==> flow/design.v <==
module Decoder_Unit (
    input [1 : 0] DEC_ALU_FUNC,
    output reg DEC_Arith_Enable, DEC_Logic_Enable, DEC_CMP_Enable, DEC_Shift_Enable
);
always @(*) begin
    DEC_Arith_Enable = 1'b0;
    DEC_Logic_Enable = 1'b0;
    DEC_CMP_Enable   = 1'b0;
    DEC_Shift_Enable = 1'b0;
    case (DEC_ALU_FUNC)
        2'b00: DEC_Arith_Enable = 1'b1;
        2'b01: DEC_Logic_Enable = 1'b1;
        2'b10: DEC_CMP_Enable   = 1'b1;
        2'b11: DEC_Shift_Enable = 1'b1;
        default: begin
            DEC_Arith_Enable = 1'b0;
            DEC_Logic_Enable = 1'b0;
            DEC_CMP_Enable   = 1'b0;
            DEC_Shift_Enable = 1'b0; 
    end
    endcase
end
endmodule
module Arithmetic_Unit #(
    parameter A_WIDTH = 16,
    parameter B_WIDTH = 16
) (
    input clk,rst,
    input [A_WIDTH - 1 : 0] A,
    input [B_WIDTH - 1 : 0] B,
    input [1 : 0] Arith_ALU_FUNC,
    input Arith_Enable,
    output reg [A_WIDTH + B_WIDTH - 1 : 0] Arith_OUT,
    output reg Carry_OUT, Arith_Flag       
);
reg [A_WIDTH + B_WIDTH - 1 : 0] ADD_Signal;
always @(posedge clk or negedge rst) begin
    if(!rst) begin 
        Arith_OUT  <=  'b0;
        Carry_OUT  <= 1'b0; 
        Arith_Flag <= 1'b0; 
end
else begin
    Arith_Flag <= Arith_Enable;
    if(Arith_Enable) begin
        case (Arith_ALU_FUNC)
            2'b00: begin
                if (A_WIDTH >= B_WIDTH) begin
                    Arith_OUT <= A + B;
                    {Carry_OUT,ADD_Signal[A_WIDTH - 1 : 0]} <= A + B;
                end
                else begin
                    Arith_OUT <= A + B;
                    {Carry_OUT,ADD_Signal[B_WIDTH - 1 : 0]} <= A + B;
                end
            end
            2'b01: Arith_OUT <= A - B;
            2'b10: Arith_OUT <= A * B;
            2'b11: Arith_OUT <= (B == 0) ? 'b0 : A / B;
            default: begin
                Arith_OUT <=  'b0;
                Carry_OUT <= 1'b0; 
            end
        endcase 
    end
  end
end
endmodule
module Logic_Unit #(
    parameter A_WIDTH = 16,
    parameter B_WIDTH = 16
) (
    input clk,rst,
    input [A_WIDTH - 1 : 0] A,
    input [B_WIDTH - 1 : 0] B,
    input [1 : 0] Logic_ALU_FUNC,
    input Logic_Enable,
    output reg [A_WIDTH + B_WIDTH - 1 : 0] Logic_OUT,
    output reg Logic_Flag       
);
always @(posedge clk or negedge rst) begin
    if(!rst) begin
    Logic_OUT  <= 16'b0;
    Logic_Flag <= 1'b0;
end
else begin
    Logic_Flag <= Logic_Enable;
    if(Logic_Enable) begin
        case (Logic_ALU_FUNC)
            2'b00: Logic_OUT <=   A & B; 
            2'b01: Logic_OUT <=   A | B;
            2'b10: Logic_OUT <= ~(A & B);
            2'b11: Logic_OUT <= ~(A | B);
            default: begin
                Logic_OUT <= 16'b0;
            end
        endcase
    end
  end
end
endmodule
module CMP_Unit #(
    parameter A_WIDTH = 16,
    parameter B_WIDTH = 16
) (
    input clk,rst,
    input [A_WIDTH - 1 : 0] A,
    input [B_WIDTH - 1 : 0] B,    
    input [1 : 0] CMP_ALU_FUNC,
    input CMP_Enable,
    output reg [A_WIDTH + B_WIDTH - 1 : 0] CMP_OUT,
    output reg CMP_Flag       
);
always @(posedge clk or negedge rst) begin
    if(!rst) begin
       CMP_OUT  <= 16'b0;
       CMP_Flag <= 1'b0;
    end
    else begin
    CMP_Flag <= CMP_Enable;    
    if(CMP_Enable) begin
        case (CMP_ALU_FUNC)
            2'b00: CMP_OUT <= 16'b0; 
            2'b01: begin
                if( A == B)
                CMP_OUT <= 16'b1;
                else
                CMP_OUT <= 16'b0;
            end
            2'b10:begin
                if( A > B)
                CMP_OUT <= 16'b10;
                else
                CMP_OUT <= 16'b0;
            end
            2'b11:begin
                if( A < B)
                CMP_OUT <= 16'b11;
                else
                CMP_OUT <= 16'b0;
            end
            default: begin
                CMP_OUT <= 16'b0;
            end
        endcase
    end
  end
end
endmodule
module Shift_Unit #(
    parameter A_WIDTH = 16,
    parameter B_WIDTH = 16
) (
    input clk,rst,
    input [A_WIDTH - 1 : 0] A,
    input [B_WIDTH - 1 : 0] B,
    input [1 : 0] Shift_ALU_FUNC,
    input Shift_Enable,
    output reg [A_WIDTH + B_WIDTH - 1 : 0] Shift_OUT,
    output reg Shift_Flag       
);
always @(posedge clk or negedge rst) begin
  if(!rst) begin
    Shift_OUT  <= 16'b0;
    Shift_Flag <= 1'b0;
end
else begin
    Shift_Flag <= Shift_Enable;
    if(Shift_Enable) begin
        case (Shift_ALU_FUNC)
            2'b00: Shift_OUT <= A >> 1; 
            2'b01: Shift_OUT <= A << 1;
            2'b10: Shift_OUT <= B >> 1;
            2'b11: Shift_OUT <= B << 1;
            default: begin
                Shift_OUT <= 16'b0;
            end
        endcase
    end
  end
end
endmodule
module alu_top #(
    parameter A_WIDTH_TOP = 16,
    parameter B_WIDTH_TOP = 16
) (
    input   CLK,rst,
    input   [3 : 0] ALU_FUNC,
    input   [A_WIDTH_TOP - 1 : 0] A,
    input   [B_WIDTH_TOP - 1 : 0] B,
    output  [A_WIDTH_TOP + B_WIDTH_TOP - 1 : 0] Arith_OUT, Logic_OUT, CMP_OUT,Shift_OUT,
    output  Carry_OUT, Arith_Flag, Logic_Flag, CMP_Flag, Shift_Flag
);
wire Arith_EN, Logic_EN, CMP_EN, Shift_EN;
Decoder_Unit U0 (
    .DEC_ALU_FUNC(ALU_FUNC[3 : 2]),
    .DEC_Arith_Enable(Arith_EN),
    .DEC_Logic_Enable(Logic_EN),
    .DEC_CMP_Enable  (CMP_EN),
    .DEC_Shift_Enable(Shift_EN)
);
Arithmetic_Unit #(.A_WIDTH(A_WIDTH_TOP), .B_WIDTH(B_WIDTH_TOP)) U1 (
    .clk(CLK),
    .rst(rst),
    .A(A),
    .B(B),
    .Arith_ALU_FUNC(ALU_FUNC[1 : 0]),
    .Arith_Enable(Arith_EN),
    .Arith_OUT(Arith_OUT),
    .Carry_OUT(Carry_OUT),
    .Arith_Flag(Arith_Flag)
);
Logic_Unit #(.A_WIDTH(A_WIDTH_TOP), .B_WIDTH(B_WIDTH_TOP)) U2 (
    .clk(CLK),
    .rst(rst),
    .A(A),
    .B(B),
    .Logic_ALU_FUNC(ALU_FUNC[1 : 0]),
    .Logic_Enable(Logic_EN),
    .Logic_OUT(Logic_OUT),
    .Logic_Flag(Logic_Flag)
);
CMP_Unit #(.A_WIDTH(A_WIDTH_TOP), .B_WIDTH(B_WIDTH_TOP)) U3 (
    .clk(CLK),
    .rst(rst),
    .A(A),
    .B(B),
    .CMP_ALU_FUNC(ALU_FUNC[1 : 0]),
    .CMP_Enable(CMP_EN),
    .CMP_OUT(CMP_OUT),
    .CMP_Flag(CMP_Flag)
);
Shift_Unit #(.A_WIDTH(A_WIDTH_TOP), .B_WIDTH(B_WIDTH_TOP)) U4 (
    .clk(CLK),
    .rst(rst),
    .A(A),
    .B(B),
    .Shift_ALU_FUNC(ALU_FUNC[1 : 0]),
    .Shift_Enable(Shift_EN),
    .Shift_OUT(Shift_OUT),
    .Shift_Flag(Shift_Flag)
);
endmodule
==> flow/run.sh <==
#!/bin/bash
# the make line also repeats each setting of config.mk as NAME=value (left out here)
make -C /OpenROAD-flow-scripts/flow DESIGN_CONFIG=/design/flow/config.mk WORK_HOME=/design/flow/orfs CLKGATE_MAP_FILE= finish
==> flow/config.mk <==
export PLATFORM = sky130hd
export DESIGN_NAME = alu_top
export DESIGN_NICKNAME = alu_top
export VERILOG_FILES = /design/flow/design.v
export SDC_FILE = /design/flow/constraint.sdc
export NUM_CORES = 4
export LEC_CHECK = 0
export ABC_AREA = 1
export CAP_MARGIN = 20
export CORE_MARGIN = 2
export CORE_UTILIZATION = 72
export CTS_CLUSTER_DIAMETER = 217
export CTS_CLUSTER_SIZE = 100
export SLEW_MARGIN = 20
export TNS_END_PERCENT = 5
==> flow/constraint.sdc <==
create_clock -name core_clock -period 119.0 [get_ports {CLK}]
set_input_delay 23.8000 -clock core_clock [delete_from_list [all_inputs] [get_ports {CLK}]]
set_output_delay 23.8000 -clock core_clock [all_outputs]
set_load 0.01 [all_outputs]
==> summary.txt, run 1 <==
yosys + openroad results -> WL/cell=17.0 microns, mux share=0.000572, cell count listed in synth_stat.txt=5,746, vias per cell=5.80, OpenROAD warning count=63, vias in the first global route=35,300, Worst Tran Pin Value=1.05 ns, Skew-Pair Late Insertion Delay=0.37 ns, first-pass GRT wire length=178 mm, setup TNS=0 ns, Placer Congestion=1.02, Synth Instances=5,746, routed length on met1=45.1 mm, Final period util=0.915, ANT nets after route=0, Vias=37,700, worst clock skew=0 ns, leading area contributor after synthesis=ha_1, Async SR Flop Fraction=1.00, IO Pins=171, CTS tree=done, FF-to-FF End=U2.Logic_OUT[30], Synth top cell by count=nand2_1, Highest Signal Layer=met5, Max FO, Critical Path=29, core box area=51,200 sq um, max cap viols=0, routed wl met2=48.6 mm, RR Startpoint=U2.Logic_OUT[30], Synth Area in Adders=0.289, crit path buf inv count=136, Cells after DPL=6,441, final hold violations=0, nets=6,606, hold path start=U4.Shift_OUT[4], CP startpoint kind=primary input, Finish-stage setup viols=0, Hold Crit Class=register to register, Arr. time, crit path=109.17 ns, initial drt markers=3,184, R2R cell count=2, die area=53,500 sq um, Syn Area/Cell=6.48 sq um, # diodes=0, fp_density=0.727, Root Driver=clkbuf_16, Worst Setup SP=A[8], Clock Sinks=73, Layout Cells excl Fill=6,511, CP endpoint=U1.Arith_OUT[0], Top cells by area=ha_1, nand2_1, fa_1, port bufs=125, yosys simple share=0.298, area added between synthesis and finish=6.21%, CP Depth=623, largest net degree at the start of global routing=69, Num CTS Buffers=9, crit path DRT=119.26 ns, Die Y=231 microns, Yosys cell types=78, Syn Std Cell Area=37,200 sq um, Slowest-stage cell, CP=clkdlybuf4s50_1, total track usage=0.408, DIE WIDTH=231 microns, fin. max-slew vios=0, YS warnings=5, Max-slew headroom=0.290, FMAX=0.00918 GHz, H-tree depth=3, Hold Path Cell Cnt=2, Complex Gates by Area=0.157, clock-pin slew on the worst setup and hold paths=0.06 ns, TritonRoute pass-1 iters=6, most frequent cells after synthesis=nand2_1, inv_1, ha_1, o21ai_0, a21oi_1, post-layout minimum cycle time=108.91 ns, final wirelength=111 mm, status=no timing/DRC/antenna violations, Seq share, synth=0.0491, Logic family by area=simple AND/OR/NAND/NOR gates, DP Wirelength=86.1 mm, Post-synth EDFFs=0, Crit path largest cell delay=0.47 ns, Core Util, Final=0.772, Min Hold Slack=0.489 ns, crit-path leading delay family=AND-OR/OR-AND gates, reg-to-reg slack, setup=118.08 ns, GRT overflow=0, DR DRC count=0, Crit Path Category=primary input to register, Min-Delay Endpoint=U4.Shift_OUT[4], XOR Share, Synth=0.0685, critical path capture point type=register, Synth Flop Type=dfrtp_1, CP dominant cell by count=nand2_1, row count=83, share of the synthesized area in the top cell type=0.184, routed wl met3=12.1 mm, YS chip area=37,200 sq um, initial antenna violation count=9, Synth flops=73, Max Root-Sink Buffers=2
==> per-stage QoR <==
step	instance area [sq um]	setup WS [ns]
after detailed placement	38700	3.86
final	39500	10.09
after floorplan	37400	12.98
after CTS	39000	4.03
after global placement	38700	7.72
after global routing	39500	-0.228
==> per-layer routing <==
metal  track usage  vias up
met5             0        -
met4         0.151       16
met3        0.0934      356
met2         0.667     1700
met1         0.524    17100
li1              -    18500
==> what timing repair did <==
item	CTS	global route
buffers inserted	0	46
resized	0	47
hold buffers	0	0
setup endpoints to repair	0	3
==> cell type report <==
cell class	instances	area [sq um]
Sequential cell	73	1830
Tap cell	680	851
Multi-Input combinational cell	4495	30600
Fill cell	4254	11700
Clock buffer	9	225
Inverter	1011	3860
Timing Repair inverter	3	15.0
Clock inverter	7	60.1
Timing Repair Buffer	233	2060
==> run 2: changes to the inputs <==
- CAP_MARGIN: 20 -> 40
- CORE_ASPECT_RATIO: default -> 0.5
- CORE_UTILIZATION: 72 -> 68
- PLACE_DENSITY: default -> 0.38
- clock period: 119.0 -> 68.8 ns (I/O delays scaled with it)
==> summary.txt, run 2 <==
run results: IO Pins=171 (unchanged), status=aborted with a tool error, core box area=53,900 sq um (+5.3%), Complex Gates by Area=0.157 (unchanged), tool error=[ERROR GRT-0116] Global routing finished with congestion. Check the congestion regions in the DRC Viewer., Top cells by area=ha_1, nand2_1, fa_1, Placer Congestion=1.07 (+4.4%), Synth Flop Type=dfrtp_1, Yosys cell types=78 (unchanged), GRT overflow=1,299, port bufs=125 (unchanged), Cells after DPL=7,874 (+22%), Max Root-Sink Buffers=2 (unchanged), Synth top cell by count=nand2_1, mux share=0.000572 (unchanged), total track usage=0.951, DIE WIDTH=335 microns (+45%), H-tree depth=3 (unchanged), yosys simple share=0.298 (unchanged), Num CTS Buffers=9 (unchanged), Seq share, synth=0.0491 (unchanged), Die Y=169 microns (-27%), XOR Share, Synth=0.0685 (unchanged), Async SR Flop Fraction=1.00 (unchanged), Synth flops=73 (unchanged), fp_density=0.690 (-0.0365), Syn Std Cell Area=37,200 sq um (unchanged), Syn Area/Cell=6.48 sq um (unchanged), CTS hold repair buffers=0 (unchanged), Logic family by area=simple AND/OR/NAND/NOR gates, cell count listed in synth_stat.txt=5,746 (unchanged), Setup WS pre-CTS=-19.99 ns (-23.85 ns), Clock Sinks=73 (unchanged), Root Driver=clkbuf_16, most frequent cells after synthesis=nand2_1, inv_1, ha_1, o21ai_0, a21oi_1, Synth Area in Adders=0.289 (unchanged), share of the synthesized area in the top cell type=0.184 (unchanged), leading area contributor after synthesis=ha_1, Post-synth EDFFs=0 (unchanged), row count=60 (-28%), Synth Instances=5,746 (unchanged), halt point of the flow=5_1_grt, YS warnings=5 (unchanged), die area=56,700 sq um (+6.0%), DP Wirelength=125 mm (+45%), YS chip area=37,200 sq um (unchanged), dpl cell area=49,800 sq um (+29%)
-- run 2: repair_timing --
item,4_1_cts
setup endpoints to repair,7
gates cloned,2
pin swaps,98
resized,132
buffers inserted,130
-- run 2: per-layer routing --
layer,overflow,track usage
met5,16,0.796
met4,308,0.984
met1,112,0.906
met2,772,1.06
met3,91,0.892
-- run 2: per-stage QoR --
stage	setup TNS [ns]	hold WS, ns
after floorplan	-75.39	0.516
after global placement	-39.91	0.464
after detailed placement	-77.74	0.470
after CTS	-62.88	0.487
==> run 3: changes to the inputs <==
- CAP_MARGIN: 40 -> 20
- CORE_ASPECT_RATIO: 0.5 -> default
- CORE_UTILIZATION: 68 -> 61
- CTS_CLUSTER_DIAMETER: 217 -> 326
- PLACE_DENSITY: 0.38 -> default
- TNS_END_PERCENT: 5 -> default
- clock period: 68.8 -> 77.1 ns (I/O delays scaled with it)
==> summary.txt, run 3 <==
run results: XOR Share, Synth=0.0685 (unchanged), Syn Std Cell Area=37,200 sq um (unchanged), Top cells by area=ha_1, nand2_1, fa_1, Synth top cell by count=nand2_1, Synth Flop Type=dfrtp_1, Die Y=251 microns (+48%), share of the synthesized area in the top cell type=0.184 (unchanged), core box area=60,400 sq um (+12%), DIE WIDTH=251 microns (-25%), die area=63,000 sq um (+11%), Seq share, synth=0.0491 (unchanged), Cells after DPL=7,956 (+1.0%), cell count listed in synth_stat.txt=5,746 (unchanged), YS warnings=5 (unchanged), Clock Sinks=73 (unchanged), Synth Area in Adders=0.289 (unchanged), H-tree depth=3 (unchanged), IO Pins=171 (unchanged), port bufs=125 (unchanged), leading area contributor after synthesis=ha_1, Synth Instances=5,746 (unchanged), Logic family by area=simple AND/OR/NAND/NOR gates, Post-synth EDFFs=0 (unchanged), Num CTS Buffers=9 (unchanged), total track usage=0.999, Max Root-Sink Buffers=2 (unchanged), Async SR Flop Fraction=1.00 (unchanged), most frequent cells after synthesis=nand2_1, inv_1, ha_1, o21ai_0, a21oi_1, tool error=[ERROR GRT-0116] Global routing finished with congestion. Check the congestion regions in the DRC Viewer., Syn Area/Cell=6.48 sq um (unchanged), DP Wirelength=105 mm (-15%), YS chip area=37,200 sq um (unchanged), dpl cell area=50,400 sq um (+1.3%), Yosys cell types=78 (unchanged), halt point of the flow=5_1_grt, Placer Congestion=1.01 (-5.1%), Synth flops=73 (unchanged), Root Driver=clkbuf_16, mux share=0.000572 (unchanged), row count=90 (+50%), CTS hold repair buffers=0 (unchanged), fp_density=0.617 (-0.0738), Complex Gates by Area=0.157 (unchanged), yosys simple share=0.298 (unchanged), Setup WS pre-CTS=-10.52 ns (+9.47 ns), status=aborted with a tool error, GRT overflow=5,723
-- run 3: what timing repair did --
action | 4_1_cts
gates cloned | 6
endpoints found under the setup margin | 4
setup buffers | 683
resized | 198
pin swaps | 256
-- run 3: layer usage --
metal  overflow  global-route usage
met1       1473               0.995
met2       2397                1.12
met3        844               0.941
met4        893               0.880
met5        116               0.877
==> run 4: changes to the inputs <==
- ABC_AREA: 1 -> default
- CELL_PAD_IN_SITES_GLOBAL_PLACEMENT: default -> 0
- CORE_ASPECT_RATIO: default -> 1.28
- CORE_UTILIZATION: 61 -> 69
- CTS_CLUSTER_DIAMETER: 326 -> default
- CTS_CLUSTER_SIZE: 100 -> default
- GPL_ROUTABILITY_DRIVEN: default -> 1
- GPL_TIMING_DRIVEN: default -> 1
- PLACE_DENSITY: default -> 0.37
- TNS_END_PERCENT: default -> 5
- clock period: 77.1 -> 93.3 ns (I/O delays scaled with it)
==> summary.txt, run 4 <==
run results: XOR Share, Synth=0.0630 (-0.00545), tool error=[ERROR GRT-0232] Routing congestion too high. Check the congestion heatmap in the GUI., core box area=51,500 sq um (-15%), Synth top cell by count=nand2_1, Synth Flop Type=dfrtp_1, Root Driver=clkbuf_16, DIE WIDTH=206 microns (-18%), Syn Area/Cell=7.58 sq um (+17%), Post-synth EDFFs=0 (unchanged), Num CTS Buffers=9 (unchanged), Synth Area in Adders=0.299 (+0.0105), Complex Gates by Area=0.252 (+0.0955), Clock Sinks=73 (unchanged), share of the synthesized area in the top cell type=0.189 (+0.00575), die area=54,200 sq um (-14%), port bufs=125 (unchanged), Max Root-Sink Buffers=2 (unchanged), Synth flops=73 (unchanged), YS chip area=36,100 sq um (-3.0%), Die Y=263 microns (+4.7%), Synth Instances=4,761 (-17%), Syn Std Cell Area=36,100 sq um (-3.0%), H-tree depth=3 (unchanged), fp_density=0.700 (+0.0839), halt point of the flow=5_1_grt, YS warnings=5 (unchanged), status=aborted with a tool error, CTS hold repair buffers=0 (unchanged), Async SR Flop Fraction=1.00 (unchanged), Yosys cell types=138 (+77%), GRT overflow=34, row count=94 (+4.4%), cell count listed in synth_stat.txt=4,761 (-17%), yosys simple share=0.217 (-0.0815), Top cells by area=ha_1, fa_1, nand2_1, Placer Congestion=1.06 (+5.4%), IO Pins=171 (unchanged), most frequent cells after synthesis=nand2_1, ha_1, nor2_1, inv_1, a21oi_1, Logic family by area=adder cells, Setup WS pre-CTS=-3.18 ns (+7.34 ns), dpl cell area=45,200 sq um (-10%), total track usage=0.762, mux share=0.0492 (+0.0487), Cells after DPL=6,339 (-20%), DP Wirelength=109 mm (+3.6%), leading area contributor after synthesis=ha_1, Seq share, synth=0.0506 (+0.00154)
## run 4: timing repair
item	CTS
setup endpoints to repair	2
buffers inserted	47
cloned	1
pin swaps	31
hold endpoints to repair	0
resized	70
## run 4: metal layers
| layer | GRT overflow | global-route usage |
|---|---|---|
| met1 | 4 | 0.758 |
| met2 | 16 | 0.915 |
| met3 | 3 | 0.640 |
| met4 | 11 | 0.694 |
| met5 | 0 | 0.490 |
==> run 5: changes to the inputs <==
- ABC_AREA: default -> 1
- CAP_MARGIN: 20 -> 15
- CELL_PAD_IN_SITES_DETAIL_PLACEMENT: default -> 2
- CELL_PAD_IN_SITES_GLOBAL_PLACEMENT: 0 -> 3
- CORE_ASPECT_RATIO: 1.28 -> 1.84
- CORE_MARGIN: 2 -> 3
- CORE_UTILIZATION: 69 -> 40
- CTS_CLUSTER_SIZE: default -> 100
- GPL_ROUTABILITY_DRIVEN: 1 -> 0
- GPL_TIMING_DRIVEN: 1 -> default
- MIN_ROUTING_LAYER: default -> met1
- PLACE_DENSITY: 0.37 -> 0.46
- SETUP_SLACK_MARGIN: default -> 5.0
- TNS_END_PERCENT: 5 -> 90
- clock period: 93.3 -> 93.6 ns (I/O delays scaled with it)
==> summary.txt, run 5 <==
run results: Seq share, synth=0.0491 (-0.00154), port bufs=125 (unchanged), Syn Std Cell Area=37,200 sq um (+3.1%), Logic family by area=simple AND/OR/NAND/NOR gates, Die Y=420 microns (+60%), Synth Area in Adders=0.289 (-0.0105), share of the synthesized area in the top cell type=0.184 (-0.00575), YS warnings=5 (unchanged), Top cells by area=ha_1, nand2_1, fa_1, YS chip area=37,200 sq um (+3.1%), tool error=[ERROR DPL-0033] detailed placement checks failed during check placement., most frequent cells after synthesis=nand2_1, inv_1, ha_1, o21ai_0, a21oi_1, IO Pins=171 (unchanged), XOR Share, Synth=0.0685 (+0.00545), DIE WIDTH=231 microns (+12%), leading area contributor after synthesis=ha_1, Synth flops=73 (unchanged), yosys simple share=0.298 (+0.0815), DP Wirelength=165 mm (+51%), Synth Instances=5,746 (+21%), fp_density=0.404 (-0.297), cell count listed in synth_stat.txt=5,746 (+21%), Complex Gates by Area=0.157 (-0.0955), halt point of the flow=4_1_cts, Post-synth EDFFs=0 (unchanged), row count=151 (+61%), Syn Area/Cell=6.48 sq um (-15%), die area=96,900 sq um (+79%), Async SR Flop Fraction=1.00 (unchanged), core box area=92,200 sq um (+79%), status=aborted with a tool error, mux share=0.000572 (-0.0487), Synth top cell by count=nand2_1, Synth Flop Type=dfrtp_1, Yosys cell types=78 (-43%)
run 5: metrics by stage:
step	cells	setup WS [ns]	hold WS, ns	util	cell area [sq um]
2_1_floorplan	5806	0.729	0.516	-	38500
3_3_place_gp	7288	-1.01	0.468	0.460	42400
3_5_place_dp	7288	-8.16	0.475	0.460	42400
==> run 6: changes to the inputs <==
- CELL_PAD_IN_SITES_DETAIL_PLACEMENT: 2 -> default
- CELL_PAD_IN_SITES_GLOBAL_PLACEMENT: 3 -> default
- CORE_ASPECT_RATIO: 1.84 -> default
- CORE_MARGIN: 3 -> 2
- CORE_UTILIZATION: 40 -> 72
- CTS_CLUSTER_DIAMETER: default -> 261
- CTS_CLUSTER_SIZE: 100 -> 41
- GPL_ROUTABILITY_DRIVEN: 0 -> default
- HOLD_SLACK_MARGIN: default -> -0.08
- MAX_ROUTING_LAYER: default -> met4
- PLACE_DENSITY: 0.46 -> default
- SETUP_SLACK_MARGIN: 5.0 -> default
- TNS_END_PERCENT: 90 -> 5
- clock period: 93.6 -> 76.1 ns (I/O delays scaled with it)
==> summary.txt, run 6 <==
run results: Async SR Flop Fraction=1.00 (unchanged), DP Wirelength=141 mm (-15%), IO Pins=171 (unchanged), row count=83 (-45%), Syn Area/Cell=6.48 sq um (unchanged), leading area contributor after synthesis=ha_1, Placer Congestion=1.05, Synth flops=73 (unchanged), tool error=[ERROR DPL-0038] Utilization greater than 100%, impossible to legalize, Post-synth EDFFs=0 (unchanged), Complex Gates by Area=0.157 (unchanged), Setup WS pre-CTS=-18.24 ns (-10.08 ns), core box area=51,200 sq um (-44%), most frequent cells after synthesis=nand2_1, inv_1, ha_1, o21ai_0, a21oi_1, die area=53,500 sq um (-45%), Synth Instances=5,746 (unchanged), cell count listed in synth_stat.txt=5,746 (unchanged), YS warnings=5 (unchanged), Yosys cell types=78 (unchanged), DIE WIDTH=231 microns (+0.21%), YS chip area=37,200 sq um (unchanged), share of the synthesized area in the top cell type=0.184 (unchanged), Syn Std Cell Area=37,200 sq um (unchanged), status=aborted with a tool error, Die Y=231 microns (-45%), fp_density=0.727 (+0.323), Synth top cell by count=nand2_1, Seq share, synth=0.0491 (unchanged), Logic family by area=simple AND/OR/NAND/NOR gates, halt point of the flow=4_1_cts, port bufs=125 (unchanged), yosys simple share=0.298 (unchanged), XOR Share, Synth=0.0685 (unchanged), Synth Flop Type=dfrtp_1, Synth Area in Adders=0.289 (unchanged), mux share=0.000572 (unchanged), Top cells by area=ha_1, nand2_1, fa_1, dpl cell area=49,900 sq um (+18%)
## run 6: per-stage QoR
stage	cells	TNS, ns	hold WS (ns)
after floorplan	5806	-42.15	0.516
after global placement	7855	-16.28	0.467
after detailed placement	7855	-64.37	0.476
==> run 7: changes to the inputs <==
- ABC_AREA: 1 -> default
- CAP_MARGIN: 15 -> 20
- CORE_UTILIZATION: 72 -> 40
- CTS_CLUSTER_DIAMETER: 261 -> default
- CTS_CLUSTER_SIZE: 41 -> default
- HOLD_SLACK_MARGIN: -0.08 -> default
- MAX_ROUTING_LAYER: met4 -> default
- MIN_ROUTING_LAYER: met1 -> default
- SETUP_SLACK_MARGIN: default -> 5.0
- TNS_END_PERCENT: 5 -> default
- clock period: 76.1 -> 124.0 ns (I/O delays scaled with it)
==> summary.txt, run 7 <==
yosys + openroad results -> RSZ-0062 raised after global routing=no, Layout Cells excl Fill=6,025, Worst Tran Pin Value=0.926 ns, ANT nets after route=0, row count=110 (+33%), initial drt markers=2,855, Placer Congestion=0.908 (-13%), vias in the first global route=34,300, Max Root-Sink Buffers=2, Top cells by area=ha_1, fa_1, nand2_1, Arr. time, crit path=113.00 ns, Clock Sinks=73, Hold Path Cell Cnt=2, Syn Std Cell Area=36,100 sq um (-3.0%), largest net degree at the start of global routing=59, DR DRC count=0, Yosys cell types=138 (+77%), final wirelength=122 mm, crit path buf inv count=25, Async SR Flop Fraction=1.00 (unchanged), Complex Gates by Area=0.252 (+0.0955), Post-synth EDFFs=0 (unchanged), Num CTS Buffers=9, Min-Delay Endpoint=U4.Shift_OUT[10], YS chip area=36,100 sq um (-3.0%), share of the synthesized area in the top cell type=0.189 (+0.00575), clock-pin slew on the worst setup and hold paths=0.08 ns, Worst Setup SP=B[0], port bufs=125 (unchanged), XOR Share, Synth=0.0630 (-0.00545), Max FO, Critical Path=41, Max-slew headroom=0.382, Crit path largest cell delay=0.61 ns, status=no timing/DRC/antenna violations, WL/cell=20.2 microns, mux share=0.0492 (+0.0487), most frequent cells after synthesis=nand2_1, ha_1, nor2_1, inv_1, a21oi_1, total track usage=0.257, Syn Area/Cell=7.58 sq um (+17%), CP dominant cell by count=o21a_1, RR Startpoint=U1.Arith_OUT[0], worst clock skew=0 ns, routed length on met1=54.6 mm, Core Util, Final=0.440, Seq share, synth=0.0506 (+0.00154), critical path capture point type=register, CTS tree=done, Synth Area in Adders=0.299 (+0.0105), core box area=89,700 sq um (+75%), fin. max-slew vios=0, routed wl met3=8.13 mm, Finish-stage setup viols=0, R2R cell count=6, nets=5,623, Cells after DPL=5,975 (-24%), CP startpoint kind=primary input, crit path DRT=124.27 ns, cell count listed in synth_stat.txt=4,761 (-17%), die area=92,600 sq um (+73%), Vias=35,400, crit-path leading delay family=AND-OR/OR-AND gates, YS warnings=5 (unchanged), H-tree depth=3, Skew-Pair Late Insertion Delay=0.40 ns, area added between synthesis and finish=9.37%, Die Y=304 microns (+32%), reg-to-reg slack, setup=122.04 ns, hold path start=U4.Shift_OUT[10], TritonRoute pass-1 iters=6, CP Depth=407, Setup WS pre-CTS=4.00 ns (+22.24 ns), fp_density=0.402 (-0.325), CP endpoint=U1.Arith_OUT[0], Hold Crit Class=register to register, DIE WIDTH=304 microns (+32%), leading area contributor after synthesis=ha_1, vias per cell=5.87, setup TNS=0 ns, Root Driver=clkbuf_16, yosys simple share=0.217 (-0.0815), IO Pins=171 (unchanged), DP Wirelength=93.5 mm (-33%), Logic family by area=adder cells, Synth flops=73 (unchanged), Synth top cell by count=nand2_1, OpenROAD warning count=61, Crit Path Category=primary input to register, max cap viols=0, FF-to-FF End=U1.Arith_OUT[0], routed wl met2=55.3 mm, Highest Signal Layer=met4, first-pass GRT wire length=191 mm, GRT overflow=0, Synth Flop Type=dfrtp_1, Final period util=0.909, FMAX=0.00887 GHz, Synth Instances=4,761 (-17%), post-layout minimum cycle time=112.72 ns, post-route setup slack=11.28 ns, final hold violations=0, Slowest-stage cell, CP=a21oi_1, initial antenna violation count=1
[run 7: metal layers]
metal / GRT usage / vias up
met5: 0 / -
met4: 0.0764 / 0
met3: 0.0287 / 173
met2: 0.429 / 1134
met1: 0.347 / 16800
li1: - / 17300
[run 7: layout make-up]
cell class | count | area (sq um)
inverters | 338 | 1270
clock inverters | 6 | 68.8
flip-flops and latches | 73 | 1830
multi-input cells | 4185 | 32500
repair buffers | 236 | 2120
clock buffers | 10 | 229
diodes | 1 | 2.50
fillers | 9096 | 50300
well taps | 1176 | 1470
[run 7: timing repair]
action                                  CTS  global route
buffers inserted                          0            32
gates cloned                              0             1
pin swaps                                 0            15
resized                                   3           112
hold buffers                              0             0
endpoints found under the setup margin    1             3
[run 7: through the flow]
step,cell area (sq um),hold WS (ns)
after floorplan,36300,0.514
after global placement,38400,0.462
after detailed placement,38400,0.470
after CTS,38700,0.484
after global routing,39500,0.498
final,39500,0.479
==> run 8: changes to the inputs <==
- CAP_MARGIN: 20 -> 40
- CELL_PAD_IN_SITES_DETAIL_PLACEMENT: default -> 2
- CORE_ASPECT_RATIO: default -> 1.85
- CORE_MARGIN: 2 -> 4
- CORE_UTILIZATION: 40 -> 59
- GPL_TIMING_DRIVEN: default -> 0
- MAX_ROUTING_LAYER: default -> met4
- PLACE_DENSITY_LB_ADDON: default -> 0.14
- SETUP_SLACK_MARGIN: 5.0 -> -2.0
- clock period: 124.0 -> 96.2 ns (I/O delays scaled with it)
==> summary.txt, run 8 <==
run results: XOR Share, Synth=0.0630 (unchanged), Die Y=344 microns (+13%), Placer Congestion=1.05 (+15%), status=aborted with a tool error, Synth Flop Type=dfrtp_1, DIE WIDTH=190 microns (-38%), tool error=[ERROR DPL-0033] detailed placement checks failed during check placement., halt point of the flow=3_5_place_dp, die area=65,400 sq um (-29%), Async SR Flop Fraction=1.00 (unchanged), fp_density=0.595 (+0.193), Logic family by area=adder cells, Syn Area/Cell=7.58 sq um (unchanged), cell count listed in synth_stat.txt=4,761 (unchanged), Complex Gates by Area=0.252 (unchanged), Synth Instances=4,761 (unchanged), port bufs=124 (-0.80%), leading area contributor after synthesis=ha_1, Seq share, synth=0.0506 (unchanged), Synth Area in Adders=0.299 (unchanged), YS warnings=5 (unchanged), Synth top cell by count=nand2_1, share of the synthesized area in the top cell type=0.189 (unchanged), yosys simple share=0.217 (unchanged), Top cells by area=ha_1, fa_1, nand2_1, Yosys cell types=138 (unchanged), row count=123 (+12%), IO Pins=171 (unchanged), Post-synth EDFFs=0 (unchanged), core box area=60,600 sq um (-32%), most frequent cells after synthesis=nand2_1, ha_1, nor2_1, inv_1, a21oi_1, Synth flops=73 (unchanged), mux share=0.0492 (unchanged), Syn Std Cell Area=36,100 sq um (unchanged), YS chip area=36,100 sq um (unchanged)
run 8: per-stage QoR:
step | setup slack, ns | hold slack [ns]
after floorplan | -1.99 | 0.514
after global placement | -15.43 | 0.462
==> run 9: changes to the inputs <==
- ABC_AREA: default -> 1
- CAP_MARGIN: 40 -> 20
- CELL_PAD_IN_SITES_DETAIL_PLACEMENT: 2 -> default
- CORE_ASPECT_RATIO: 1.85 -> default
- CORE_MARGIN: 4 -> 2
- CORE_UTILIZATION: 59 -> 72
- CTS_CLUSTER_DIAMETER: default -> 312
- CTS_CLUSTER_SIZE: default -> 100
- GPL_TIMING_DRIVEN: 0 -> default
- MAX_ROUTING_LAYER: met4 -> default
- PLACE_DENSITY: default -> 0.4
- PLACE_DENSITY_LB_ADDON: 0.14 -> default
- SETUP_SLACK_MARGIN: -2.0 -> default
- clock period: 96.2 -> 101.0 ns (I/O delays scaled with it)
==> summary.txt, run 9 <==
yosys + openroad results -> initial antenna violation count=3, Max-slew headroom=0.342, first-pass GRT wire length=184 mm, TritonRoute pass-1 iters=7, largest net degree at the start of global routing=59, R2R cell count=2, port bufs=125 (+0.81%), hold path start=U1.Arith_OUT[19], mux share=0.000572 (-0.0487), IO Pins=171 (unchanged), Synth Flop Type=dfrtp_1, Setup WS pre-CTS=-3.58 ns, CP startpoint kind=primary input, Slowest-stage cell, CP=nand3b_1, CTS tree=done, Yosys cell types=78 (-43%), die area=53,500 sq um (-18%), vias in the first global route=36,600, Synth flops=73 (unchanged), final hold violations=0, Post-synth EDFFs=0 (unchanged), most frequent cells after synthesis=nand2_1, inv_1, ha_1, o21ai_0, a21oi_1, Finish-stage setup viols=0, Placer Congestion=0.996 (-4.8%), post-route setup slack=4.62 ns, Synth Instances=5,746 (+21%), Num CTS Buffers=9, Crit Path Category=primary input to register, DP Wirelength=89.7 mm, DR DRC count=0, crit path DRT=101.26 ns, post-layout minimum cycle time=96.38 ns, Layout Cells excl Fill=6,677, Final period util=0.954, share of the synthesized area in the top cell type=0.184 (-0.00575), final wirelength=121 mm, CTS hold repair buffers=0, Die Y=231 microns (-33%), Worst Setup SP=A[0], row count=83 (-33%), YS chip area=37,200 sq um (+3.1%), Seq share, synth=0.0491 (-0.00154), total track usage=0.426, yosys simple share=0.298 (+0.0815), FMAX=0.0104 GHz, CP dominant cell by count=nand2_1, reg-to-reg slack, setup=100.08 ns, Vias=39,700, max cap viols=0, fin. max-slew vios=0, Min-Delay Endpoint=U1.Arith_OUT[19], cell count listed in synth_stat.txt=5,746 (+21%), setup TNS=0 ns, Skew-Pair Late Insertion Delay=0.37 ns, Syn Area/Cell=6.48 sq um (-15%), CP endpoint=U1.Arith_OUT[0], core box area=51,200 sq um (-16%), Top cells by area=ha_1, nand2_1, fa_1, Clock Sinks=73, Complex Gates by Area=0.157 (-0.0955), WL/cell=18.1 microns, vias per cell=5.94, Hold Crit Class=register to register, Max Root-Sink Buffers=2, clock-pin slew on the worst setup and hold paths=0.07 ns, fp_density=0.727 (+0.132), # diodes=0, DIE WIDTH=231 microns (+22%), crit path buf inv count=139, YS warnings=5 (unchanged), CP Depth=598, leading area contributor after synthesis=ha_1, Max FO, Critical Path=17, Syn Std Cell Area=37,200 sq um (+3.1%), Arr. time, crit path=96.64 ns, Root Driver=clkbuf_16, routed wl met2=53.3 mm, OpenROAD warning count=63, Crit path largest cell delay=0.53 ns, Highest Signal Layer=met5, Hold Path Cell Cnt=2, routed wl met3=13.5 mm, Logic family by area=simple AND/OR/NAND/NOR gates, Cells after DPL=6,531, Async SR Flop Fraction=1.00 (unchanged), FF-to-FF End=U1.Arith_OUT[11], initial drt markers=3,430, crit-path leading delay family=AND-OR/OR-AND gates, ANT nets after route=0, Worst Tran Pin Value=0.984 ns, XOR Share, Synth=0.0685 (+0.00545), critical path capture point type=register, area added between synthesis and finish=12.4%, status=no timing/DRC/antenna violations, nets=6,772, GRT overflow=0, H-tree depth=3, RR Startpoint=U1.Arith_OUT[11], Synth top cell by count=nand2_1, routed length on met1=45.7 mm, Synth Area in Adders=0.289 (-0.0105), worst clock skew=0 ns
## run 9: timing repair
action                                 in CTS  in global routing
buffers inserted                           12                103
setup endpoints to repair                   2                  4
resized                                    31                304
cloned                                      4                 11
pin swaps                                  11                136
endpoints found under the hold margin       0                  0
## run 9: layout make-up
class,count,area [sq um]
multi-input cells,4498,31600
fillers,3766,9380
inverters,1011,3880
repair buffers,396,3340
flip-flops and latches,73,1830
well taps,680,851
clock buffers,9,225
clock inverters,7,60.1
repair inverters,3,18.8
## run 9: metal layers
metal,GRT usage,up-vias
li1,-,18900
met1,0.530,18100
met2,0.679,2084
met3,0.0919,573
met4,0.252,4
met5,0,-
## run 9: stage by stage
stage	hold WS, ns	cell area (sq um)	utilization
4_1_cts	0.488	39900	0.780
3_3_place_gp	0.466	39400	0.770
5_1_grt	0.505	41800	0.817
2_1_floorplan	0.516	37500	-
3_5_place_dp	0.471	39400	0.770
6_report	0.487	41800	0.817
==> run 10: changes to the inputs <==
- ABC_AREA: 1 -> default
- CAP_MARGIN: 20 -> 5
- CTS_CLUSTER_DIAMETER: 312 -> 393
- CTS_CLUSTER_SIZE: 100 -> 99
- PLACE_DENSITY: 0.4 -> 0.37
- TNS_END_PERCENT: default -> 10
- clock period: 101.0 -> 59.9 ns (I/O delays scaled with it)
==> summary.txt, run 10 <==
run results: row count=82 (-1.2%), Complex Gates by Area=0.252 (+0.0955), Syn Area/Cell=7.58 sq um (+17%), mux share=0.0492 (+0.0487), Top cells by area=ha_1, fa_1, nand2_1, Synth Flop Type=dfrtp_1, DIE WIDTH=228 microns (-1.5%), fp_density=0.724 (-0.00320), halt point of the flow=3_5_place_dp, status=aborted with a tool error, most frequent cells after synthesis=nand2_1, ha_1, nor2_1, inv_1, a21oi_1, die area=51,900 sq um (-3.0%), Logic family by area=adder cells, YS warnings=5 (unchanged), Post-synth EDFFs=0 (unchanged), Yosys cell types=138 (+77%), Die Y=228 microns (-1.5%), XOR Share, Synth=0.0630 (-0.00545), port bufs=125 (unchanged), Placer Congestion=1.06 (+6.0%), Synth top cell by count=nand2_1, Seq share, synth=0.0506 (+0.00154), IO Pins=171 (unchanged), yosys simple share=0.217 (-0.0815), Synth Instances=4,761 (-17%), Async SR Flop Fraction=1.00 (unchanged), Syn Std Cell Area=36,100 sq um (-3.0%), cell count listed in synth_stat.txt=4,761 (-17%), core box area=49,900 sq um (-2.6%), share of the synthesized area in the top cell type=0.189 (+0.00575), leading area contributor after synthesis=ha_1, tool error=[ERROR DPL-0033] detailed placement checks failed during check placement., YS chip area=36,100 sq um (-3.0%), Synth flops=73 (unchanged), Synth Area in Adders=0.299 (+0.0105)
run 10: stage by stage:
step	TNS [ns]	hold WS, ns
after floorplan	-143.22	0.514
after global placement	-115.55	0.459
==> run 11: changes to the inputs <==
- ABC_AREA: default -> 0
- CAP_MARGIN: 5 -> 15
- CORE_UTILIZATION: 72 -> 58
- CTS_CLUSTER_DIAMETER: 393 -> 261
- CTS_CLUSTER_SIZE: 99 -> 93
- MIN_ROUTING_LAYER: default -> met1
- PLACE_DENSITY: 0.37 -> default
- SETUP_SLACK_MARGIN: default -> 5.0
- SLEW_MARGIN: 20 -> 0
- TNS_END_PERCENT: 10 -> 25
- clock period: 59.9 -> 102.0 ns (I/O delays scaled with it)
==> summary.txt, run 11 <==
yosys + openroad results -> status=no timing/DRC/antenna violations, Synth Area in Adders=0.299 (unchanged), largest net degree at the start of global routing=57, Top cells by area=ha_1, fa_1, nand2_1, Min-Delay Endpoint=U4.Shift_OUT[2], GRT overflow=0, H-tree depth=3, Synth top cell by count=nand2_1, Hold Crit Class=register to register, dpl cell area=40,100 sq um, CP Depth=424, Max-slew headroom=0.265, R2R cell count=6, post-route setup slack=3.46 ns, vias in the first global route=36,100, Synth Instances=4,761 (unchanged), Async SR Flop Fraction=1.00 (unchanged), Setup WS pre-CTS=-2.13 ns, RSZ-0062 raised after global routing=yes, final wirelength=130 mm, Max FO, Critical Path=15, total track usage=0.397, Yosys cell types=138 (unchanged), XOR Share, Synth=0.0630 (unchanged), Finish-stage setup viols=0, crit-path leading delay family=AND-OR/OR-AND gates, CP endpoint=U1.Arith_OUT[0], initial antenna violation count=3, Clock Sinks=73, Seq share, synth=0.0506 (unchanged), mux share=0.0492 (unchanged), Worst Setup SP=B[0], post-layout minimum cycle time=98.54 ns, Crit path largest cell delay=0.52 ns, vias per cell=6.33, setup TNS=0 ns, crit path DRT=102.25 ns, share of the synthesized area in the top cell type=0.189 (unchanged), die area=64,200 sq um (+24%), Placer Congestion=0.977 (-7.4%), ANT nets after route=0, Num CTS Buffers=9, Post-synth EDFFs=0 (unchanged), Min Hold Slack=0.479 ns, fin. max-slew vios=0, FMAX=0.0101 GHz, CTS tree=done, worst clock skew=0 ns, DR DRC count=0, fp_density=0.586 (-0.138), most frequent cells after synthesis=nand2_1, ha_1, nor2_1, inv_1, a21oi_1, clock-pin slew on the worst setup and hold paths=0.08 ns, OpenROAD warning count=65, FF-to-FF End=U1.Arith_OUT[0], hold path start=U4.Shift_OUT[2], TritonRoute pass-1 iters=6, Syn Area/Cell=7.58 sq um (unchanged), final hold violations=0, reg-to-reg slack, setup=100.35 ns, first-pass GRT wire length=201 mm, Syn Std Cell Area=36,100 sq um (unchanged), Max Root-Sink Buffers=2, Crit Path Category=primary input to register, DP Wirelength=98.5 mm, nets=5,926, DIE WIDTH=253 microns (+11%), Die Y=253 microns (+11%), cell count listed in synth_stat.txt=4,761 (unchanged), port bufs=125 (unchanged), core box area=61,600 sq um (+24%), Slowest-stage cell, CP=or4_4, Worst Tran Pin Value=1.10 ns, Skew-Pair Late Insertion Delay=0.37 ns, critical path capture point type=register, YS chip area=36,100 sq um (unchanged), area added between synthesis and finish=18.8%, initial drt markers=3,576, leading area contributor after synthesis=ha_1, IO Pins=171 (unchanged), WL/cell=21.7 microns, Vias=37,900, yosys simple share=0.217 (unchanged), max cap viols=0, Complex Gates by Area=0.252 (unchanged), YS warnings=5 (unchanged), row count=91 (+11%), fill cell count=5,263, crit path buf inv count=39, CP startpoint kind=primary input, CP dominant cell by count=o21a_1, Final period util=0.966, Synth Flop Type=dfrtp_1, final instance area=42,900 sq um, Synth flops=73 (unchanged), Root Driver=clkbuf_16, Hold Path Cell Cnt=2, RR Startpoint=U1.Arith_OUT[0], Logic family by area=adder cells, Arr. time, crit path=98.80 ns
-- run 11: per-stage QoR --
stage               utilization  instances
floorplan                     -       4821
CTS                       0.693       5976
detailed placement        0.650       5791
finish                    0.696       5989
global route              0.696       5989
global placement          0.650       5791
-- run 11: area by class of cell --
class | instances | area (sq um) | share of cell area
multi-input combinational | 4190 | 34000 | 0.792
timing repair buffer | 534 | 4490 | 0.105
sequential | 73 | 1830 | 0.0426
inverter | 338 | 1280 | 0.0298
tap | 837 | 1050 | 0.0244
clock buffer | 9 | 225 | 0.00525
clock inverter | 7 | 61.3 | 0.00143
antenna | 1 | 2.50 | 0.0000584
-- run 11: metal layers --
metal,track usage,wire [microns]
met1,0.550,56100
met2,0.622,56200
met3,0.0699,13000
met4,0.132,4590
met5,0,0
-- run 11: repair_timing --
item | 4_1_cts | 5_1_grt
cloned | 10 | 1
pin swaps | 131 | 22
hold buffers | 0 | 0
endpoints found under the setup margin | 3 | 2
setup buffers | 159 | 10
gates resized | 210 | 22
==> run 12: changes to the inputs <==
- CAP_MARGIN: 15 -> 20
- CELL_PAD_IN_SITES_DETAIL_PLACEMENT: default -> 0
- CELL_PAD_IN_SITES_GLOBAL_PLACEMENT: default -> 2
- CORE_ASPECT_RATIO: default -> 1.64
- CORE_UTILIZATION: 58 -> 15
- CTS_CLUSTER_DIAMETER: 261 -> default
- CTS_CLUSTER_SIZE: 93 -> default
- HOLD_SLACK_MARGIN: default -> 0.05
- MAX_ROUTING_LAYER: default -> met5
- MIN_ROUTING_LAYER: met1 -> default
- PLACE_DENSITY_LB_ADDON: default -> 0.04
- SLEW_MARGIN: 0 -> 20
- TNS_END_PERCENT: 25 -> 5
- clock period: 102.0 -> 94.7 ns (I/O delays scaled with it)
==> summary.txt, run 12 <==
yosys + openroad results -> vias in the first global route=45,800 (+27%), IO Pins=171 (unchanged), XOR Share, Synth=0.0630 (unchanged), mux share=0.0492 (unchanged), leading area contributor after synthesis=ha_1, DP Wirelength=185 mm (+88%), Slowest-stage cell, CP=or4_1, port bufs=125 (unchanged), CTS hold repair buffers=0 (unchanged), Vias=42,200 (+11%), yosys simple share=0.217 (unchanged), Async SR Flop Fraction=1.00 (unchanged), vias per cell=4.33 (-32%), crit-path leading delay family=AND-OR/OR-AND gates, Synth Area in Adders=0.299 (unchanged), Max FO, Critical Path=12 (-3), Failing Checks=setup timing, Crit path largest cell delay=0.51 ns (about the same), fill cell count=26,400 (+400%), final hold violations=0 (unchanged), share of the synthesized area in the top cell type=0.189 (unchanged), final wirelength=227 mm (+75%), FF-to-FF End=U1.Arith_OUT[0], Complex Gates by Area=0.252 (unchanged), Max-slew headroom=0.318 (+0.0523), status=finished with violations, H-tree depth=3 (unchanged), Worst Tran Pin Value=1.01 ns (-0.0879 ns), Synth flops=73 (unchanged), R2R cell count=6 (unchanged), Cells after DPL=9,461 (+63%), Hold Path Cell Cnt=2 (unchanged), RSZ-0062 raised after global routing=yes, crit path DRT=95.00 ns (-7.25 ns), dpl cell area=53,400 sq um (+33%), crit path buf inv count=105 (+170%), setup TNS=-0.715 ns (-0.715 ns), area added between synthesis and finish=60.0%, Skew-Pair Late Insertion Delay=0.44 ns (+0.07 ns), first-pass GRT wire length=324 mm (+61%), fin. max-slew vios=0 (unchanged), Num CTS Buffers=9 (unchanged), Synth Flop Type=dfrtp_1, max cap viols=0 (unchanged), logic area=34,800 sq um (+2.4%), largest net degree at the start of global routing=54 (-5.3%), initial drt markers=1,576 (-56%), Max Root-Sink Buffers=2 (unchanged), Min-Delay Endpoint=U1.Arith_OUT[6], TritonRoute pass-1 iters=7 (+1), most frequent cells after synthesis=nand2_1, ha_1, nor2_1, inv_1, a21oi_1, critical path capture point type=register, Yosys cell types=138 (unchanged), CP dominant cell by count=o21a_1, Synth Instances=4,761 (unchanged), Final period util=1.01 (+0.0415), FMAX=0.0105 GHz, Seq share, synth=0.0506 (unchanged), Crit Path Category=primary input to register, DIE WIDTH=387 microns (+53%), Placer Congestion=0.813 (-17%), reg-to-reg slack, setup=92.61 ns (-7.74 ns), GRT overflow=0 (unchanged), initial antenna violation count=10 (+7), Die Y=632 microns (+150%), CP endpoint=U1.Arith_OUT[0], worst clock skew=0 ns (unchanged), OpenROAD warning count=64 (-1.5%), Arr. time, crit path=95.72 ns (-3.08 ns), die area=245,000 sq um (+280%), Synth top cell by count=nand2_1, clock-pin slew on the worst setup and hold paths=0.09 ns (about the same), RR Startpoint=U1.Arith_OUT[0], nets=7,392 (+25%), total track usage=0.182 (-0.215), Worst Setup SP=B[0], row count=230 (+150%), core box area=239,000 sq um (+290%), Hold Crit Class=register to register, CTS tree=done, CP startpoint kind=primary input, Logic family by area=adder cells, Layout Cells excl Fill=9,755 (+63%), Top cells by area=ha_1, fa_1, nand2_1, fp_density=0.151 (-0.435), Post-synth EDFFs=0 (unchanged), Clock Sinks=73 (unchanged), post-layout minimum cycle time=95.41 ns, YS chip area=36,100 sq um (unchanged), cell count listed in synth_stat.txt=4,761 (unchanged), WL/cell=23.2 microns (+7.2%), hold path start=U1.Arith_OUT[6], Syn Std Cell Area=36,100 sq um (unchanged), DR DRC count=0 (unchanged), Root Driver=clkbuf_16, CP Depth=457 (+7.8%), Syn Area/Cell=7.58 sq um (unchanged), Finish-stage setup viols=1 (+1), sequential standard cell area=1830 sq um (unchanged), final instance area=57,700 sq um (+35%), post-route setup slack=-0.715 ns (-4.17 ns), ANT nets after route=0 (unchanged), YS warnings=5 (unchanged)
run 12: repair_timing:
action,CTS,global route
buffers inserted,219,49
gates cloned,3,0
gates resized,273,139
pin swaps,200,206
endpoints found under the setup margin,3,3
run 12: layer usage:
| metal | wire [microns] | global-route usage |
|---|---|---|
| met2 | 130000 | 0.382 |
| met3 | 3240 | 0.00595 |
| met4 | 4860 | 0.0332 |
| met1 | 88800 | 0.199 |
| met5 | 13 | 0 |
run 12: per-stage QoR:
step / worst slack [ns] / util / hold slack [ns]
finish: -0.715 / 0.241 / 0.481
global route: -5.14 / 0.241 / 0.520
CTS: -0.891 / 0.237 / 0.489
detailed placement: -5.60 / 0.223 / 0.471
global placement: -4.66 / 0.223 / 0.463
floorplan: -2.84 / - / 0.514
run 12: layout make-up:
type,instances,share of cell area
multi-input combinational,4185,0.602
timing repair buffer,2005,0.270
clock inverter,6,0.00128
tap,3132,0.0679
sequential,73,0.0316
inverter,338,0.0222
clock buffer,10,0.00414
antenna,6,0.000260
==> run 13: changes to the inputs <==
- ABC_AREA: 0 -> default
- CELL_PAD_IN_SITES_DETAIL_PLACEMENT: 0 -> default
- CELL_PAD_IN_SITES_GLOBAL_PLACEMENT: 2 -> default
- CORE_ASPECT_RATIO: 1.64 -> default
- CORE_UTILIZATION: 15 -> 58
- HOLD_SLACK_MARGIN: 0.05 -> default
- MAX_ROUTING_LAYER: met5 -> default
- PLACE_DENSITY_LB_ADDON: 0.04 -> default
- SETUP_SLACK_MARGIN: 5.0 -> 2.72
- clock period: 94.7 -> 71.2 ns (I/O delays scaled with it)
==> summary.txt, run 13 <==
yosys + openroad results -> status=finished with violations, Failing Checks=setup timing, RSZ-0062 raised after global routing=yes, post-layout minimum cycle time=90.68 ns, vias per cell=6.16 (+42%), Worst Tran Pin Value=1.04 ns (+0.0241 ns), critical path capture point type=register, crit path DRT=71.45 ns (-23.55 ns), Post-synth EDFFs=0 (unchanged), OpenROAD warning count=66 (+3.1%), mux share=0.0492 (unchanged), XOR Share, Synth=0.0630 (unchanged), CP endpoint=U1.Arith_OUT[0], Min-Delay Endpoint=U4.Shift_OUT[16], core box area=61,600 sq um (-74%), leading area contributor after synthesis=ha_1, Layout Cells excl Fill=7,170 (-26%), final wirelength=149 mm (-34%), DR DRC count=0 (unchanged), initial antenna violation count=4 (-6), Top cells by area=ha_1, fa_1, nand2_1, initial drt markers=3,987 (+150%), Async SR Flop Fraction=1.00 (unchanged), FF-to-FF End=U1.Arith_OUT[0], Skew-Pair Late Insertion Delay=0.38 ns (-0.06 ns), reg-to-reg slack, setup=69.58 ns (-23.03 ns), YS warnings=5 (unchanged), most frequent cells after synthesis=nand2_1, ha_1, nor2_1, inv_1, a21oi_1, CP dominant cell by count=o21a_1, Arr. time, crit path=90.93 ns (-4.79 ns), fin. max-slew vios=0 (unchanged), Slowest-stage cell, CP=or4_1, post-route setup slack=-19.48 ns (-18.77 ns), crit-path leading delay family=AND-OR/OR-AND gates, cell count listed in synth_stat.txt=4,761 (unchanged), clock-pin slew on the worst setup and hold paths=0.06 ns (-0.03 ns), RR Startpoint=U1.Arith_OUT[0], CTS tree=done, die area=64,200 sq um (-74%), setup TNS=-63.30 ns (-62.58 ns), Synth Area in Adders=0.299 (unchanged), Syn Std Cell Area=36,100 sq um (unchanged), Syn Area/Cell=7.58 sq um (unchanged), CP Depth=430 (-5.9%), IO Pins=171 (unchanged), # diodes=0 (-6), total track usage=0.443 (+0.261), final hold violations=0 (unchanged), DP Wirelength=111 mm (-40%), Seq share, synth=0.0506 (unchanged), Vias=44,200 (+4.7%), max cap viols=0 (unchanged), Synth Instances=4,761 (unchanged), fp_density=0.586 (+0.435), Max-slew headroom=0.301 (-0.0162), FMAX=0.0110 GHz, Die Y=253 microns (-60%), Finish-stage setup viols=6 (+5), port bufs=125 (unchanged), GRT overflow=0 (unchanged), vias in the first global route=42,900 (-6.3%), Complex Gates by Area=0.252 (unchanged), first-pass GRT wire length=227 mm (-30%), Root Driver=clkbuf_16, Yosys cell types=138 (unchanged), Logic family by area=adder cells, Num CTS Buffers=9 (unchanged), DIE WIDTH=253 microns (-35%), Max FO, Critical Path=7 (-5), R2R cell count=6 (unchanged), Worst Setup SP=B[9], CP startpoint kind=primary input, YS chip area=36,100 sq um (unchanged), TritonRoute pass-1 iters=8 (+1), Crit Path Category=primary input to register, Hold Path Cell Cnt=2 (unchanged), Max Root-Sink Buffers=2 (unchanged), Placer Congestion=1.02 (+25%), ANT nets after route=0 (unchanged), Hold Crit Class=register to register, share of the synthesized area in the top cell type=0.189 (unchanged), largest net degree at the start of global routing=74 (+37%), Synth top cell by count=nand2_1, WL/cell=20.7 microns (-11%), H-tree depth=3 (unchanged), Crit path largest cell delay=0.51 ns (about the same), Cells after DPL=6,988 (-26%), Synth flops=73 (unchanged), yosys simple share=0.217 (unchanged), crit path buf inv count=56 (-47%), nets=7,108 (-3.8%), Clock Sinks=73 (unchanged), Final period util=1.27 (+0.266), row count=91 (-60%), worst clock skew=0 ns (unchanged), Synth Flop Type=dfrtp_1, hold path start=U4.Shift_OUT[16], area added between synthesis and finish=43.7%
==> run 13: per-layer routing <==
layer	GRT usage	vias up	share of wire
met2	0.705	2571	0.44
met5	0	-	0.00038
met3	0.0983	683	0.11
met4	0.219	8	0.063
met1	0.566	20700	0.39
li1	-	20200	-
==> run 13: repair_timing <==
item	CTS	global route
pin swaps	77	149
hold buffers	0	0
resized	119	162
gates cloned	2	1
setup endpoints to repair	7	7
buffers inserted	102	61
==> run 13: layout make-up <==
class                           count  area [sq um]
Multi-Input combinational cell   4186         34000
Timing Repair Buffer             1720         13400
Fill cell                        4046          9760
Sequential cell                    73          1830
Inverter                          338          1280
Tap cell                          837          1050
Clock buffer                       10           229
Clock inverter                      6           115
==> run 13: metrics by stage <==
step                      area [sq um]  worst slack, ns   util  hold slack [ns]
after floorplan                  37500           -21.64      -            0.514
after global placement           49100           -18.54  0.797            0.461
after detailed placement         49100           -20.81  0.797            0.466
after CTS                        50700           -18.45  0.823            0.483
after global routing             51800           -23.19  0.842            0.500
final                            51800           -19.48  0.842            0.476
==> run 14: changes to the inputs <==
- ABC_AREA: default -> 1
- CAP_MARGIN: 20 -> 15
- CORE_UTILIZATION: 58 -> 71
- CTS_CLUSTER_DIAMETER: default -> 323
- CTS_CLUSTER_SIZE: default -> 59
- GPL_ROUTABILITY_DRIVEN: default -> 0
- MAX_ROUTING_LAYER: default -> met4
- PLACE_DENSITY: default -> 0.66
- SETUP_SLACK_MARGIN: 2.72 -> default
- TNS_END_PERCENT: 5 -> default
- clock period: 71.2 -> 126.0 ns (I/O delays scaled with it)
==> summary.txt, run 14 <==
yosys + openroad results -> status=no timing/DRC/antenna violations, Final period util=0.912 (-0.362), Syn Area/Cell=6.48 sq um (-15%), Num CTS Buffers=9 (unchanged), TritonRoute pass-1 iters=8 (unchanged), FMAX=0.00870 GHz, YS chip area=37,200 sq um (+3.1%), share of the synthesized area in the top cell type=0.184 (-0.00575), Arr. time, crit path=115.15 ns (+24.22 ns), setup TNS=0 ns (+63.30 ns), IO Pins=171 (unchanged), worst clock skew=0 ns (unchanged), CP startpoint kind=primary input, hold path start=U1.Arith_OUT[22], final wirelength=109 mm (-27%), Hold Path Cell Cnt=2 (unchanged), leading area contributor after synthesis=ha_1, area added between synthesis and finish=4.88%, H-tree depth=3 (unchanged), Slowest-stage cell, CP=a221oi_1, die area=54,300 sq um (-16%), Vias=37,400 (-15%), Seq share, synth=0.0491 (-0.00154), Cells after DPL=6,441 (-7.8%), initial drt markers=3,087 (-23%), CP Depth=600 (+40%), Max FO, Critical Path=31 (+24), max cap viols=0 (unchanged), FF-to-FF End=U1.Arith_OUT[9], fin. max-slew vios=0 (unchanged), Skew-Pair Late Insertion Delay=0.38 ns (about the same), Crit Path Category=primary input to register, total track usage=0.413 (-0.0303), Max-slew headroom=0.273 (-0.0281), Finish-stage setup viols=0 (-6), clock-pin slew on the worst setup and hold paths=0.07 ns (about the same), Layout Cells excl Fill=6,464 (-9.8%), critical path capture point type=register, OpenROAD warning count=63 (-4.5%), initial antenna violation count=3 (-1), yosys simple share=0.298 (+0.0815), Max Root-Sink Buffers=2 (unchanged), XOR Share, Synth=0.0685 (+0.00545), port bufs=125 (unchanged), Post-synth EDFFs=0 (unchanged), final hold violations=0 (unchanged), ANT nets after route=0 (unchanged), RR Startpoint=U1.Arith_OUT[9], DIE WIDTH=233 microns (-8.1%), fp_density=0.721 (+0.135), crit-path leading delay family=AND-OR/OR-AND gates, Hold Crit Class=register to register, Die Y=233 microns (-8.1%), reg-to-reg slack, setup=125.11 ns (+55.53 ns), DP Wirelength=85.2 mm (-23%), first-pass GRT wire length=175 mm (-23%), nets=6,553 (-7.8%), Worst Tran Pin Value=1.08 ns (+0.0417 ns), Complex Gates by Area=0.157 (-0.0955), Synth Area in Adders=0.289 (-0.0105), core box area=51,600 sq um (-16%), cell count listed in synth_stat.txt=5,746 (+21%), Synth flops=73 (unchanged), mux share=0.000572 (-0.0487), CTS tree=done, post-layout minimum cycle time=114.88 ns, Root Driver=clkbuf_16, DR DRC count=0 (unchanged), Clock Sinks=73 (unchanged), Min-Delay Endpoint=U1.Arith_OUT[22], crit path buf inv count=133 (+140%), row count=83 (-8.8%), RSZ-0062 raised after global routing=no, Crit path largest cell delay=0.56 ns (+0.05 ns), Synth Instances=5,746 (+21%), Async SR Flop Fraction=1.00 (unchanged), Yosys cell types=78 (-43%), CP dominant cell by count=nand2_1, YS warnings=5 (unchanged), most frequent cells after synthesis=nand2_1, inv_1, ha_1, o21ai_0, a21oi_1, Syn Std Cell Area=37,200 sq um (+3.1%), Worst Setup SP=A[8], vias in the first global route=34,600 (-19%), CP endpoint=U1.Arith_OUT[0], crit path DRT=126.27 ns (+54.82 ns), largest net degree at the start of global routing=74 (unchanged), Synth top cell by count=nand2_1, Logic family by area=simple AND/OR/NAND/NOR gates, vias per cell=5.78 (-6.2%), R2R cell count=2 (-4), GRT overflow=0 (unchanged), WL/cell=16.8 microns (-19%), Top cells by area=ha_1, nand2_1, fa_1, Synth Flop Type=dfrtp_1
==> run 14: stage by stage <==
step / area (sq um) / worst slack [ns] / hold WS [ns] / util
6_report: 39000 / 11.12 / 0.485 / 0.756
3_3_place_gp: 38700 / 13.39 / 0.460 / 0.750
4_1_cts: 39000 / 9.78 / 0.487 / 0.755
3_5_place_dp: 38700 / 9.57 / 0.468 / 0.750
2_1_floorplan: 37400 / 18.58 / 0.516 / -
5_1_grt: 39000 / 0.155 / 0.520 / 0.756
==> run 14: routing by layer <==
metal,share of wire,vias up,GRT usage
li1,-,18400,-
met1,0.40,16800,0.519
met2,0.43,1692,0.650
met3,0.11,385,0.0786
met4,0.053,0,0.173
met5,0,-,-
==> run 14: cell type report <==
type / count / area (sq um)
multi-input combinational: 4490 / 30500
fill: 4355 / 12600
inverter: 1011 / 3830
sequential: 73 / 1830
timing repair buffer: 188 / 1720
tap: 680 / 851
clock buffer: 9 / 225
clock inverter: 7 / 60.1
antenna: 6 / 15.0
==> run 14: what timing repair did <==
item / in CTS / in global routing
buffers inserted: 0 / 1
endpoints found under the setup margin: 0 / 2
gates resized: 0 / 6
hold buffers: 0 / 0
